Design riscv_pipe, start of the top module:
module riscv_pipe (
	input  wire        CLK,
	input  wire        RSTn,
	output wire [11:0] I_MEM_ADDR,
	input  wire [31:0] I_MEM_DI,
	output wire [11:0] D_MEM_ADDR,
	output wire [31:0] D_MEM_DOUT,
	input  wire [31:0] D_MEM_DI,
	output wire        D_MEM_WEN,
	output wire        RF_WE,
	output wire [4:0]  RF_WA,
	output wire [31:0] RF_WD,
	output wire        HALT
);
export LEC_CHECK = 0
export CAP_MARGIN = 0
export CORE_MARGIN = 2
export CORE_UTILIZATION = 70
export CTS_CLUSTER_DIAMETER = 353
export CTS_CLUSTER_SIZE = 20
export HOLD_SLACK_MARGIN = -0.1
export SETUP_SLACK_MARGIN = -0.18
export SLEW_MARGIN = 20
create_clock -name core_clock -period 3.1 [get_ports {CLK}]
run.sh (not shown) runs the stock make flow with config.mk's settings and CLKGATE_MAP_FILE=.
The baseline failed in global routing, error GRT-0232.
Then changed:
CAP_MARGIN = 20   (was 0)
CORE_UTILIZATION = 68   (was 70)
CTS_CLUSTER_DIAMETER = not set   (was 353)
CTS_CLUSTER_SIZE = 41   (was 20)
HOLD_SLACK_MARGIN = not set   (was -0.1)
SETUP_SLACK_MARGIN = not set   (was -0.18)
clock period = 4.36 ns   (was 3.1 ns; I/O delays follow)
Result:
- The changed run aborted during global routing
- area after synthesis stays the same
- die area rises by about 3%
- synthesized cell count is unchanged
Then changed:
CORE_UTILIZATION = 40   (was 68)
CTS_CLUSTER_SIZE = not set   (was 41)
clock period = 5.3 ns   (was 4.36 ns; I/O delays follow)
=> With this change the flow passed the timing, DRC and antenna checks. Die area grows by 69%. Synthesized cell count does not change. Area after synthesis stays the same.
Then changed:
CELL_PAD_IN_SITES_DETAIL_PLACEMENT = 1   (was not set)
CELL_PAD_IN_SITES_GLOBAL_PLACEMENT = 3   (was not set)
CORE_ASPECT_RATIO = 0.95   (was not set)
CORE_UTILIZATION = 30   (was 40)
HOLD_SLACK_MARGIN = 0.04   (was not set)
clock period = 6.5 ns   (was 5.3 ns; I/O delays follow)
Outcome:
- The new run finished with timing, DRC and antenna clean
- setup slack is better by 0.51 ns
- area after synthesis does not change
- hold slack improves by 0.0031 ns
- register-to-register slack is better by 0.51 ns
- via count decreases by 1.9%
- core utilization shrinks by 11 points

---

riscv_pipe again, from the RTL that the note above started with.
clock: 3.01 ns
lec_check: 0
cap_margin: 5
core_margin: 2
core_utilization: 65
cts_cluster_diameter: 355
slew_margin: 20
The first run reached the layout checks and failed them: setup timing.
Rerun with:
CAP_MARGIN = 20   (was 5)
CORE_UTILIZATION = 69   (was 65)
CTS_CLUSTER_DIAMETER = unset   (was 355)
CTS_CLUSTER_SIZE = 98   (was unset)
clock period = 9.63 ns   (was 3.01 ns; I/O delays follow)
- With this change the flow completed with no timing, DRC or antenna violations
- worst hold slack is about the same
- synthesized cell count does not change
- cell count goes down by 11%
- global-route usage goes up by 3.5 points
- count of clock-buffer cells in the layout is higher by 4
- setup slack gains 4.2 ns
- clock power drops by 69%
- routed wire length falls by 0.44%
- sequential power falls by about 70%
- critical path depth came out lower by 1
- power falls by about 70%
Rerun with:
CORE_UTILIZATION = 27   (was 69)
CTS_CLUSTER_SIZE = unset   (was 98)
Result:
- The new run ran to the end with no violations
- sequential power shrinks by about 2%
- worst hold slack degrades by 0.018 ns
- cell area grows by 3.5%
- global-route usage decreases by 33 points
- synthesized area does not change
- clock-buffer cell count is unchanged
- fmax rose by 6.3%
- register-to-register slack gains 0.35 ns
- via count drops by about 9%
- clock skew increases by 0.015 ns
- final cell count went up by 30%
Rerun with:
ABC_AREA = 1   (was unset)
CELL_PAD_IN_SITES_GLOBAL_PLACEMENT = 2   (was unset)
CORE_ASPECT_RATIO = 1.31   (was unset)
CORE_UTILIZATION = 54   (was 27)
CTS_CLUSTER_DIAMETER = 328   (was unset)
CTS_CLUSTER_SIZE = 98   (was unset)
PLACE_DENSITY = 0.4   (was unset)
SETUP_SLACK_MARGIN = 1.85   (was unset)
TNS_END_PERCENT = 5   (was unset)
clock period = 6.5 ns   (was 9.63 ns; I/O delays follow)
Outcome:
- The changed run failed in global placement without I/O with GPL-0301
- synthesized cell count increases by 64%
- area after synthesis grows by 0.85%
- die size went down by 49%
Rerun with:
ABC_AREA = unset   (was 1)
CELL_PAD_IN_SITES_GLOBAL_PLACEMENT = unset   (was 2)
CORE_ASPECT_RATIO = unset   (was 1.31)
CORE_UTILIZATION = 55   (was 54)
CTS_CLUSTER_DIAMETER = unset   (was 328)
CTS_CLUSTER_SIZE = unset   (was 98)
PLACE_DENSITY = unset   (was 0.4)
SETUP_SLACK_MARGIN = unset   (was 1.85)
TNS_END_PERCENT = unset   (was 5)
clock period = 5.3 ns   (was 6.5 ns; I/O delays follow)
=> The changed run completed with no timing, DRC or antenna violations. Die area drops by 2.6%. Synthesized cell count came out lower by 39%. Area after synthesis is lower by 0.85%.
Rerun with:
ABC_AREA = 1   (was unset)
CAP_MARGIN = 40   (was 20)
CELL_PAD_IN_SITES_DETAIL_PLACEMENT = 1   (was unset)
CELL_PAD_IN_SITES_GLOBAL_PLACEMENT = 3   (was unset)
CORE_ASPECT_RATIO = 0.95   (was unset)
CORE_UTILIZATION = 30   (was 55)
HOLD_SLACK_MARGIN = 0.04   (was unset)
SETUP_SLACK_MARGIN = 1.6   (was unset)
clock period = 6.5 ns   (was 5.3 ns; I/O delays follow)
After rerunning: Worst setup slack gets better by 1.1 ns; synthesized area rose by 0.85%; power fell by 13%; wire length rose by 55%.

---

Starting RTL as in the previous note.
==> flow/config.mk <==
export PLATFORM = sky130hd
export DESIGN_NAME = riscv_pipe
export DESIGN_NICKNAME = riscv_pipe
export VERILOG_FILES = /design/flow/design.v
export SDC_FILE = /design/flow/constraint.sdc
export NUM_CORES = 4
export LEC_CHECK = 0
export ABC_AREA = 1
export CAP_MARGIN = 40
export CELL_PAD_IN_SITES_DETAIL_PLACEMENT = 1
export CELL_PAD_IN_SITES_GLOBAL_PLACEMENT = 0
export CORE_ASPECT_RATIO = 0.8
export CORE_MARGIN = 8
export CORE_UTILIZATION = 47
export CTS_CLUSTER_DIAMETER = 255
export GPL_ROUTABILITY_DRIVEN = 1
export GPL_TIMING_DRIVEN = 0
export HOLD_SLACK_MARGIN = 0.04
export MAX_ROUTING_LAYER = met4
export PLACE_DENSITY_LB_ADDON = 0.19
export SETUP_SLACK_MARGIN = 2.27
export SLEW_MARGIN = 20
==> flow/constraint.sdc <==
create_clock -name core_clock -period 7.63 [get_ports {CLK}]
set_input_delay 1.5260 -clock core_clock [delete_from_list [all_inputs] [get_ports {CLK}]]
set_output_delay 1.5260 -clock core_clock [all_outputs]
set_load 0.01 [all_outputs]
The baseline ended with an error in 5_1_grt with GRT-0116.
==> next run, changes <==
ABC_AREA = unset   (was 1)
CAP_MARGIN = 20   (was 40)
CELL_PAD_IN_SITES_DETAIL_PLACEMENT = unset   (was 1)
CELL_PAD_IN_SITES_GLOBAL_PLACEMENT = unset   (was 0)
CORE_ASPECT_RATIO = unset   (was 0.8)
CORE_MARGIN = 2   (was 8)
CORE_UTILIZATION = 65   (was 47)
CTS_CLUSTER_DIAMETER = 41   (was 255)
GPL_ROUTABILITY_DRIVEN = unset   (was 1)
GPL_TIMING_DRIVEN = unset   (was 0)
HOLD_SLACK_MARGIN = unset   (was 0.04)
MAX_ROUTING_LAYER = unset   (was met4)
PLACE_DENSITY_LB_ADDON = unset   (was 0.19)
SETUP_SLACK_MARGIN = 0.85   (was 2.27)
clock period = 3.37 ns   (was 7.63 ns; I/O delays follow)
=> This time the run reached the layout checks and failed them: negative setup slack; die size came out lower by a quarter to a third; synthesized area came out lower slightly; synthesized cell count came out lower by well over a third.
==> next run, changes <==
ABC_AREA = 1   (was unset)
CELL_PAD_IN_SITES_DETAIL_PLACEMENT = 2   (was unset)
CORE_UTILIZATION = 27   (was 65)
CTS_CLUSTER_DIAMETER = 177   (was 41)
GPL_ROUTABILITY_DRIVEN = 0   (was unset)
GPL_TIMING_DRIVEN = 0   (was unset)
HOLD_SLACK_MARGIN = 0.06   (was unset)
MAX_ROUTING_LAYER = met4   (was unset)
MIN_ROUTING_LAYER = met2   (was unset)
SETUP_SLACK_MARGIN = unset   (was 0.85)
clock period = 8.31 ns   (was 3.37 ns; I/O delays follow)
What happened:
- With this change the flow failed in 5_1_grt on GRT-0116
- synthesized area rises by 0.85%
- synthesized cell count increases by about 60%
- die size rose by 140%
==> next run, changes <==
ABC_AREA = unset   (was 1)
CAP_MARGIN = 0   (was 20)
CELL_PAD_IN_SITES_DETAIL_PLACEMENT = unset   (was 2)
CORE_UTILIZATION = 70   (was 27)
CTS_CLUSTER_DIAMETER = 353   (was 177)
CTS_CLUSTER_SIZE = 19   (was unset)
GPL_ROUTABILITY_DRIVEN = unset   (was 0)
GPL_TIMING_DRIVEN = unset   (was 0)
HOLD_SLACK_MARGIN = 0.3   (was 0.06)
MAX_ROUTING_LAYER = unset   (was met4)
MIN_ROUTING_LAYER = unset   (was met2)
SETUP_SLACK_MARGIN = -0.18   (was unset)
clock period = 3.1 ns   (was 8.31 ns; I/O delays follow)
The changed run never finished: it broke off in 5_1_grt with GRT-0232.
Area after synthesis fell by 0.85%.
Synthesized cell count falls by 39%.
Die area fell by 61%.

---

Setup of old:
riscv_pipe again, from the RTL that the note above started with.
==> flow/design.v (excerpt) <==
module riscv_pipe (
	input  wire        CLK,
	input  wire        RSTn,
	output wire [11:0] I_MEM_ADDR,
	input  wire [31:0] I_MEM_DI,
	output wire [11:0] D_MEM_ADDR,
	output wire [31:0] D_MEM_DOUT,
	input  wire [31:0] D_MEM_DI,
	output wire        D_MEM_WEN,
	output wire        RF_WE,
	output wire [4:0]  RF_WA,
	output wire [31:0] RF_WD,
	output wire        HALT
);
==> flow/config.mk <==
export PLATFORM = sky130hd
export DESIGN_NAME = riscv_pipe
export DESIGN_NICKNAME = riscv_pipe
export VERILOG_FILES = /design/flow/design.v
export SDC_FILE = /design/flow/constraint.sdc
export NUM_CORES = 4
export LEC_CHECK = 0
export ABC_AREA = 1
export CAP_MARGIN = 25
export CELL_PAD_IN_SITES_GLOBAL_PLACEMENT = 1
export CORE_MARGIN = 5
export CORE_UTILIZATION = 46
export CTS_CLUSTER_DIAMETER = 191
export CTS_CLUSTER_SIZE = 33
export GPL_TIMING_DRIVEN = 0
export MAX_ROUTING_LAYER = met5
export MIN_ROUTING_LAYER = met2
export PLACE_DENSITY = 0.37
export SETUP_SLACK_MARGIN = 0.01
export SLEW_MARGIN = 15
export TNS_END_PERCENT = 95
==> flow/constraint.sdc <==
create_clock -name core_clock -period 7.32 [get_ports {CLK}]
set_input_delay 1.4640 -clock core_clock [delete_from_list [all_inputs] [get_ports {CLK}]]
set_output_delay 1.4640 -clock core_clock [all_outputs]
set_load 0.01 [all_outputs]
old never completed, since it errored out during global routing (5_1_grt).
> inputs changed (old -> new)
==> flow/config.mk <==
export PLATFORM = sky130hd
export DESIGN_NAME = riscv_pipe
export DESIGN_NICKNAME = riscv_pipe
export VERILOG_FILES = /design/flow/design.v
export SDC_FILE = /design/flow/constraint.sdc
export NUM_CORES = 4
export LEC_CHECK = 0
export CAP_MARGIN = 20
export CELL_PAD_IN_SITES_DETAIL_PLACEMENT = 1
export CORE_MARGIN = 2
export CORE_UTILIZATION = 30
export SLEW_MARGIN = 20
==> flow/constraint.sdc <==
create_clock -name core_clock -period 6.5 [get_ports {CLK}]
set_input_delay 1.3000 -clock core_clock [delete_from_list [all_inputs] [get_ports {CLK}]]
set_output_delay 1.3000 -clock core_clock [all_outputs]
set_load 0.01 [all_outputs]
[summary]
new: done, clean on timing, DRC and antenna. Synthesized cell count, new vs old: down by more than a quarter. In the reports for old and new, the larger area of the placeable core belongs to new. Area fraction in mux cells, old and new, lower one = old.
No activity file was given, so power comes from the tool's default toggle rates.
